// byte_unit_top
module byte_unit_top (
  input clk,
  input rstn,
  output  [7:0] imem_addr,
  input  [20:0] imem_data,
  output  [7:0] dmem_addr,
  output        dmem_we,
  output [15:0] dmem_wdata,
  input  [15:0] dmem_rdata,
  input  sema_valid_i,  
  input  sema_data_i,   
  output sema_ready_o,  
  input  sema_is_empty_i,  
  output sema_write_o,     
  output sema_data_o,      
  output halted
);
clock: 2.69 ns
lec_check: 0
cap_margin: 0
core_margin: 2
core_utilization: 69
cts_cluster_diameter: 93
slew_margin: 20
run.sh (not shown) runs the stock make flow with config.mk's settings and CLKGATE_MAP_FILE=.
The first run produced a layout that fails on negative setup slack.
==> next run, changes <==
Settings changed: CAP_MARGIN 0 to 20, CORE_UTILIZATION 69 to 17, CTS_CLUSTER_DIAMETER 93 to not set.
Clock period 2.69 ns to 5.74 ns, I/O delays scaled along.
After rerunning:
- Now the flow completed with no timing, DRC or antenna violations
- maximum frequency drops by 28%
- setup slack is better by 1.9 ns
- sequential share of layout area climbs by 1.2 points
- global-route usage drops by 41 points
- non-clock buffer count drops by 283
- final area drops by 3.2%
- sequential power drops by 53%
- routed wire length drops by 9.5%
- register-to-register slack is better by 1.9 ns
- total power drops by 54%
==> next run, changes <==
Settings changed: CORE_UTILIZATION 17 to 62, SETUP_SLACK_MARGIN set to 0.4.
Clock period 5.74 ns to 3.45 ns, I/O delays scaled along.
What happened:
- flip-flop count is unchanged
- worst hold slack loses 0.44 ns
- register-to-register slack loses 1.2 ns
- total power increases by 66%
- routed wire length decreases by 1.6%
- via count increases by 5.2%
- final cell count decreases by 30%
==> next run, changes <==
Settings changed: ABC_AREA set to 1, CORE_ASPECT_RATIO set to 0.5, CORE_UTILIZATION 62 to 72, CTS_CLUSTER_DIAMETER set to 364, CTS_CLUSTER_SIZE set to 95, PLACE_DENSITY set to 0.36, SETUP_SLACK_MARGIN 0.4 to 0.32, TNS_END_PERCENT set to 10.
Clock period 3.45 ns to 2.21 ns, I/O delays scaled along.
After rerunning: With this change the flow never finished: it broke off in 5_1_grt on GRT-0232; die size falls by 11%; synthesized area grows by 2.3%; synthesized cell count went up by 41%.
==> next run, changes <==
Settings changed: ABC_AREA 1 to not set, CAP_MARGIN 20 to 0, CORE_ASPECT_RATIO 0.5 to not set, CORE_UTILIZATION 72 to 69, CTS_CLUSTER_DIAMETER 364 to not set, CTS_CLUSTER_SIZE 95 to not set, PLACE_DENSITY 0.36 to not set, SETUP_SLACK_MARGIN 0.32 to not set, TNS_END_PERCENT 10 to not set.
Clock period 2.21 ns to 2.99 ns, I/O delays scaled along.
After rerunning:
- With this change the flow finished with negative setup slack left
- synthesized cell count falls by 29%
- synthesized area falls by 2.2%
- die area rises by 1.7%

try-pepper:
byte_unit_top again, from the RTL that the note above started with.
export LEC_CHECK = 0
export CAP_MARGIN = 20
export CORE_MARGIN = 2
export CORE_UTILIZATION = 72
export CTS_CLUSTER_DIAMETER = 63
export SLEW_MARGIN = 20
create_clock -name core_clock -period 2.6 [get_ports {clk}]
try-pepper got as far as 5_1_grt, where a tool error ended the run.
Changes in try-harbor relative to try-pepper:
Settings: setting PLACE_DENSITY to 0.35 for the first time; changing CTS_CLUSTER_DIAMETER from 63 to 338; setting CTS_CLUSTER_SIZE to 59 for the first time; setting CORE_ASPECT_RATIO to 1.82 for the first time; changing CORE_UTILIZATION from 72 to 67; setting ABC_AREA to 1 for the first time; changing the clock period (ns, I/O delays scaled along) from 2.6 to 5.0.
==> comparison <==
try-harbor and try-pepper: no clean run. try-pepper did not run to completion, as it errored out during 5_1_grt. try-harbor: GRT-0116 in 5_1_grt -> run aborted. The placeable core region in try-harbor is 1.11 times that in try-pepper. Between try-harbor and try-pepper, cts-stage hold buffer count is lower for try-harbor, try-pepper comes in above that. Relative to try-pepper, die boundary height has gone up in try-harbor. In the tables for try-harbor and try-pepper, basic-gate share of the synthesized area counting and, or, nand and nor cells reads lower with try-pepper. Top logic cell family in the synthesized netlist = AND-OR/OR-AND gates: try-pepper; top logic cell family in the synthesized netlist = simple AND/OR/NAND/NOR gates: try-harbor. Measured against try-pepper, the gate count of the mapped netlist of try-harbor comes out at 1.4 times the reference value. In the tables for try-harbor and try-pepper, setup fix buffers added after clock tree synthesis reads higher with try-pepper.

Starting RTL as in the previous note.
Settings: LEC_CHECK=0, ABC_AREA=0, CAP_MARGIN=15, CELL_PAD_IN_SITES_DETAIL_PLACEMENT=0, CELL_PAD_IN_SITES_GLOBAL_PLACEMENT=0, CORE_MARGIN=2, CORE_UTILIZATION=72, CTS_CLUSTER_DIAMETER=353, CTS_CLUSTER_SIZE=24, PLACE_DENSITY_LB_ADDON=0.01, SETUP_SLACK_MARGIN=-0.08, SLEW_MARGIN=5, TNS_END_PERCENT=20; clock period 2.03 ns.
The starting point did not get past global routing (5_1_grt) on GRT-0116.
Then changed:
==> flow/config.mk (replaced) <==
export PLATFORM = sky130hd
export DESIGN_NAME = byte_unit_top
export DESIGN_NICKNAME = byte_unit_top
export VERILOG_FILES = /design/flow/design.v
export SDC_FILE = /design/flow/constraint.sdc
export NUM_CORES = 4
export LEC_CHECK = 0
export CAP_MARGIN = 20
export CORE_MARGIN = 2
export CORE_UTILIZATION = 40
export SLEW_MARGIN = 20
==> flow/constraint.sdc (replaced) <==
create_clock -name core_clock -period 3.9 [get_ports {clk}]
set_input_delay 0.7800 -clock core_clock [delete_from_list [all_inputs] [get_ports {clk}]]
set_output_delay 0.7800 -clock core_clock [all_outputs]
set_load 0.01 [all_outputs]
With this change the flow completed with no timing, DRC or antenna violations; die size climbs by 78%; area after synthesis stays the same; synthesized cell count does not change.
Then changed:
--- a/flow/config.mk
+++ b/flow/config.mk
@@ -10 +10,3 @@
-export CORE_UTILIZATION = 40
+export CORE_UTILIZATION = 70
+export CTS_CLUSTER_DIAMETER = 44
+export SETUP_SLACK_MARGIN = 0.44
==> flow/constraint.sdc (replaced) <==
create_clock -name core_clock -period 3.31 [get_ports {clk}]
set_input_delay 0.6620 -clock core_clock [delete_from_list [all_inputs] [get_ports {clk}]]
set_output_delay 0.6620 -clock core_clock [all_outputs]
set_load 0.01 [all_outputs]
Effect: The changed run finished with timing, DRC and antenna clean. First-iteration DRC count rose by 59%. Total power rose by 20%. Synthesized cell count does not change. Critical path depth fell by 2. Worst setup slack gains 0.055 ns.
Then changed:
--- a/flow/config.mk
+++ b/flow/config.mk
@@ -7,0 +8 @@
+export ABC_AREA = 1
@@ -8,0 +10 @@
+export CORE_ASPECT_RATIO = 1.97
@@ -10,3 +12,4 @@
-export CORE_UTILIZATION = 70
-export CTS_CLUSTER_DIAMETER = 44
-export SETUP_SLACK_MARGIN = 0.44
+export CORE_UTILIZATION = 67
+export CTS_CLUSTER_DIAMETER = 338
+export CTS_CLUSTER_SIZE = 59
+export PLACE_DENSITY = 0.35
==> flow/constraint.sdc (replaced) <==
create_clock -name core_clock -period 5.0 [get_ports {clk}]
set_input_delay 1.0000 -clock core_clock [delete_from_list [all_inputs] [get_ports {clk}]]
set_output_delay 1.0000 -clock core_clock [all_outputs]
set_load 0.01 [all_outputs]
Effect: The changed run ended with an error in global routing (5_1_grt) with GRT-0116. Die size grows by a few percent. Synthesized cell count goes up by well over a third. Synthesized area came out higher by a few percent.

Setup of alpha:
Starting RTL as in the previous note.
## byte_unit_top
module byte_unit_top (
  input clk,
  input rstn,
  output  [7:0] imem_addr,
  input  [20:0] imem_data,
  output  [7:0] dmem_addr,
  output        dmem_we,
  output [15:0] dmem_wdata,
  input  [15:0] dmem_rdata,
  input  sema_valid_i,  
  input  sema_data_i,   
  output sema_ready_o,  
  input  sema_is_empty_i,  
  output sema_write_o,     
  output sema_data_o,      
  output halted
);
clock: 3.19 ns
lec_check: 0
cap_margin: 20
core_margin: 2
core_utilization: 70
cts_cluster_diameter: 94
setup_slack_margin: 0.79
slew_margin: 20
alpha never completed; the flow aborted with a tool error in global routing.
### alpha -> beta
-- flow/config.mk --
<<< alpha, line 7
export LEC_CHECK = 0
export CAP_MARGIN = 20
export CORE_MARGIN = 2
export CORE_UTILIZATION = 70
export CTS_CLUSTER_DIAMETER = 94
export SETUP_SLACK_MARGIN = 0.79
export SLEW_MARGIN = 20
>>> beta, line 7
export LEC_CHECK = 0
export CAP_MARGIN = 20
export CORE_ASPECT_RATIO = 0.87
export CORE_MARGIN = 2
export CORE_UTILIZATION = 35
export GPL_ROUTABILITY_DRIVEN = 0
export SLEW_MARGIN = 20
export TNS_END_PERCENT = 55
==> flow/constraint.sdc <==
create_clock -name core_clock -period 5.0 [get_ports {clk}]
set_input_delay 1.0000 -clock core_clock [delete_from_list [all_inputs] [get_ports {clk}]]
set_output_delay 1.0000 -clock core_clock [all_outputs]
set_load 0.01 [all_outputs]
## What came out
beta: flow completed, timing, DRC and antenna clean. On placeable core area: beta sits above alpha. As far as average footprint of a synthesized cell is concerned, beta and alpha perform about the same. Changes observed in beta relative to alpha: count of cells resized by post-cts repair now smaller, port buffer count comparable, CTS buffer count now larger, die area now larger. As far as count of different cell masters after synthesis goes, beta and alpha are indistinguishable; the numbers are identical.
> inputs changed (beta -> gamma)
==> flow/config.mk <==
export PLATFORM = sky130hd
export DESIGN_NAME = byte_unit_top
export DESIGN_NICKNAME = byte_unit_top
export VERILOG_FILES = /design/flow/design.v
export SDC_FILE = /design/flow/constraint.sdc
export NUM_CORES = 4
export LEC_CHECK = 0
export CAP_MARGIN = 0
export CORE_MARGIN = 2
export CORE_UTILIZATION = 69
export CTS_CLUSTER_DIAMETER = 101
export HOLD_SLACK_MARGIN = -0.09
export SLEW_MARGIN = 20
==> flow/constraint.sdc <==
create_clock -name core_clock -period 2.52 [get_ports {clk}]
set_input_delay 0.5040 -clock core_clock [delete_from_list [all_inputs] [get_ports {clk}]]
set_output_delay 0.5040 -clock core_clock [all_outputs]
set_load 0.01 [all_outputs]
Results
Standard-cell row count went down by more than 10% going from beta to gamma. As far as count of library flops with an enable pin goes, gamma and beta are indistinguishable; the numbers are identical. Compared with beta, in gamma instance count after placement with tap cells included fell by 5.5%, buffer count from post-CTS setup fixing picked up an extra 22, initial standard-cell utilization of the core saw an increase, number of buffers created by CTS shows a reduction of 3.8%. Reported for beta and gamma, top-level I/O count turned out identical to the last digit. As far as synthesized area goes, gamma and beta are indistinguishable; the numbers are identical. What ended gamma was a tool error in global routing; the run never finished. The post-placement cell area number comes out lower for beta vs gamma.
Here is what was changed in the inputs of delta compared with gamma.
==> flow/config.mk <==
export PLATFORM = sky130hd
export DESIGN_NAME = byte_unit_top
export DESIGN_NICKNAME = byte_unit_top
export VERILOG_FILES = /design/flow/design.v
export SDC_FILE = /design/flow/constraint.sdc
export NUM_CORES = 4
export LEC_CHECK = 0
export ABC_AREA = 1
export CAP_MARGIN = 20
export CORE_ASPECT_RATIO = 0.5
export CORE_MARGIN = 2
export CORE_UTILIZATION = 72
export CTS_CLUSTER_DIAMETER = 222
export CTS_CLUSTER_SIZE = 97
export PLACE_DENSITY = 0.39
export SETUP_SLACK_MARGIN = 0.33
export SLEW_MARGIN = 20
export TNS_END_PERCENT = 5
==> flow/constraint.sdc <==
create_clock -name core_clock -period 2.17 [get_ports {clk}]
set_input_delay 0.4340 -clock core_clock [delete_from_list [all_inputs] [get_ports {clk}]]
set_output_delay 0.4340 -clock core_clock [all_outputs]
set_load 0.01 [all_outputs]
## What came out
delta is listed as incomplete: the tool reported an error in global routing and the run ended there.
Between delta and gamma, it is delta whose synthesized area is higher, by about 2.3%.
Summary of delta over gamma: vertical extent of the die -29%; simple-gate area share of the yosys netlist increased by 11 points relative to the old numbers.
Sequential fraction of the synthesis area in delta is 0.97 points below gamma.
Taking gamma over delta, the number of nets at floorplan ratio works out to 0.72.
What delta reported for half-perimeter wire length after detailed placement has to be multiplied by 0.926 to get the figure for gamma.
Taking gamma as the reference, in delta die size went down by 1.7%, count of instances resized after the clock tree is built went up by about 280%.

lane 1:
byte_unit_top again, from the RTL that the note above started with.
## byte_unit_top
module byte_unit_top (
  input clk,
  input rstn,
  output  [7:0] imem_addr,
  input  [20:0] imem_data,
  output  [7:0] dmem_addr,
  output        dmem_we,
  output [15:0] dmem_wdata,
  input  [15:0] dmem_rdata,
  input  sema_valid_i,  
  input  sema_data_i,   
  output sema_ready_o,  
  input  sema_is_empty_i,  
  output sema_write_o,     
  output sema_data_o,      
  output halted
);
export LEC_CHECK = 0
export ABC_AREA = 1
export CAP_MARGIN = 20
export CORE_ASPECT_RATIO = 0.87
export CORE_MARGIN = 3
export CORE_UTILIZATION = 35
export CTS_CLUSTER_DIAMETER = 45
export CTS_CLUSTER_SIZE = 79
export GPL_ROUTABILITY_DRIVEN = 0
export GPL_TIMING_DRIVEN = 0
export HOLD_SLACK_MARGIN = -0.07
export MAX_ROUTING_LAYER = met4
export SLEW_MARGIN = 20
export TNS_END_PERCENT = 55
create_clock -name core_clock -period 5.0 [get_ports {clk}]
diff inputs: lane 1 => lane 2
Settings: changing CORE_MARGIN from 3 to 2; removing GPL_ROUTABILITY_DRIVEN (formerly 0); removing CORE_ASPECT_RATIO (formerly 0.87); removing TNS_END_PERCENT (formerly 55); removing MAX_ROUTING_LAYER (formerly met4); removing HOLD_SLACK_MARGIN (formerly -0.07); removing CTS_CLUSTER_DIAMETER (formerly 45); changing CORE_UTILIZATION from 35 to 30; removing GPL_TIMING_DRIVEN (formerly 0); removing CTS_CLUSTER_SIZE (formerly 79); removing ABC_AREA (formerly 1); changing the clock period (ns, I/O delays scaled along) from 5.0 to 3.9.
Findings:
Between lane 2 and lane 1, it is lane 2 whose number of nets in the layout is lower, by 1,292. Looking at dominant kind of combinational cell, the simple AND/OR/NAND/NOR gates result is from lane 1; the AND-OR/OR-AND gates one comes from lane 2. Lane 2 vs lane 1, critical path class: register to register vs register to output port. [compare] base=lane 1 new=lane 2: sequential group share of total power higher; count of standard-cell rows higher; clock skew higher; non-clock buffer count lower; met3 layer usage reported by global route lower. When lane 2 is measured against lane 1, its combinational share of cell area turns out 5.0 points higher.

byte_unit_top again, from the RTL that the note above started with.
Settings: LEC_CHECK=0, ABC_AREA=1, CAP_MARGIN=5, CELL_PAD_IN_SITES_DETAIL_PLACEMENT=0, CELL_PAD_IN_SITES_GLOBAL_PLACEMENT=0, CORE_MARGIN=2, CORE_UTILIZATION=72, CTS_CLUSTER_DIAMETER=246, CTS_CLUSTER_SIZE=47, PLACE_DENSITY=0.65, SETUP_SLACK_MARGIN=0.75, SLEW_MARGIN=20; clock period 2.67 ns.
The first run ended with an error in global routing on GRT-0232.
Change:
- ABC_AREA: 1 -> 0
- CAP_MARGIN: 5 -> 15
- CTS_CLUSTER_DIAMETER: 246 -> 353
- CTS_CLUSTER_SIZE: 47 -> 24
- PLACE_DENSITY: 0.65 -> unset
- PLACE_DENSITY_LB_ADDON: unset -> 0.01
- SETUP_SLACK_MARGIN: 0.75 -> -0.08
- clock period: 2.67 -> 2.03 ns (I/O delays scaled with it)
The changed run stopped in global routing. Area after synthesis decreases by 2.2%. Synthesized cell count shrinks by 29%. Die size is lower by 2.2%.

byte_unit_top again, from the RTL that the note above started with.
clock: 2.03 ns
lec_check: 0
abc_area: 0
cap_margin: 15
cell_pad_in_sites_detail_placement: 0
cell_pad_in_sites_global_placement: 0
core_margin: 2
core_utilization: 72
cts_cluster_diameter: 71
cts_cluster_size: 56
place_density_lb_addon: 0.01
setup_slack_margin: -0.08
slew_margin: 5
tns_end_percent: 20
The starting point ended with an error in global routing on GRT-0116.
Next try:
ABC_AREA = 1   (was 0)
CAP_MARGIN = 5   (was 15)
CTS_CLUSTER_DIAMETER = 246   (was 71)
CTS_CLUSTER_SIZE = 17   (was 56)
GPL_ROUTABILITY_DRIVEN = 0   (was not set)
PLACE_DENSITY_LB_ADDON = 0.11   (was 0.01)
SETUP_SLACK_MARGIN = 0.66   (was -0.08)
SLEW_MARGIN = 20   (was 5)
TNS_END_PERCENT = not set   (was 20)
clock period = 2.32 ns   (was 2.03 ns; I/O delays follow)
Outcome: The new run ended with an error in global routing, error GRT-0116; synthesized area came out higher by 2.3%; die size rose by 2.3%; synthesized cell count went up by 41%.
Power figures rest on the tool's default switching activity, not on a simulated workload.
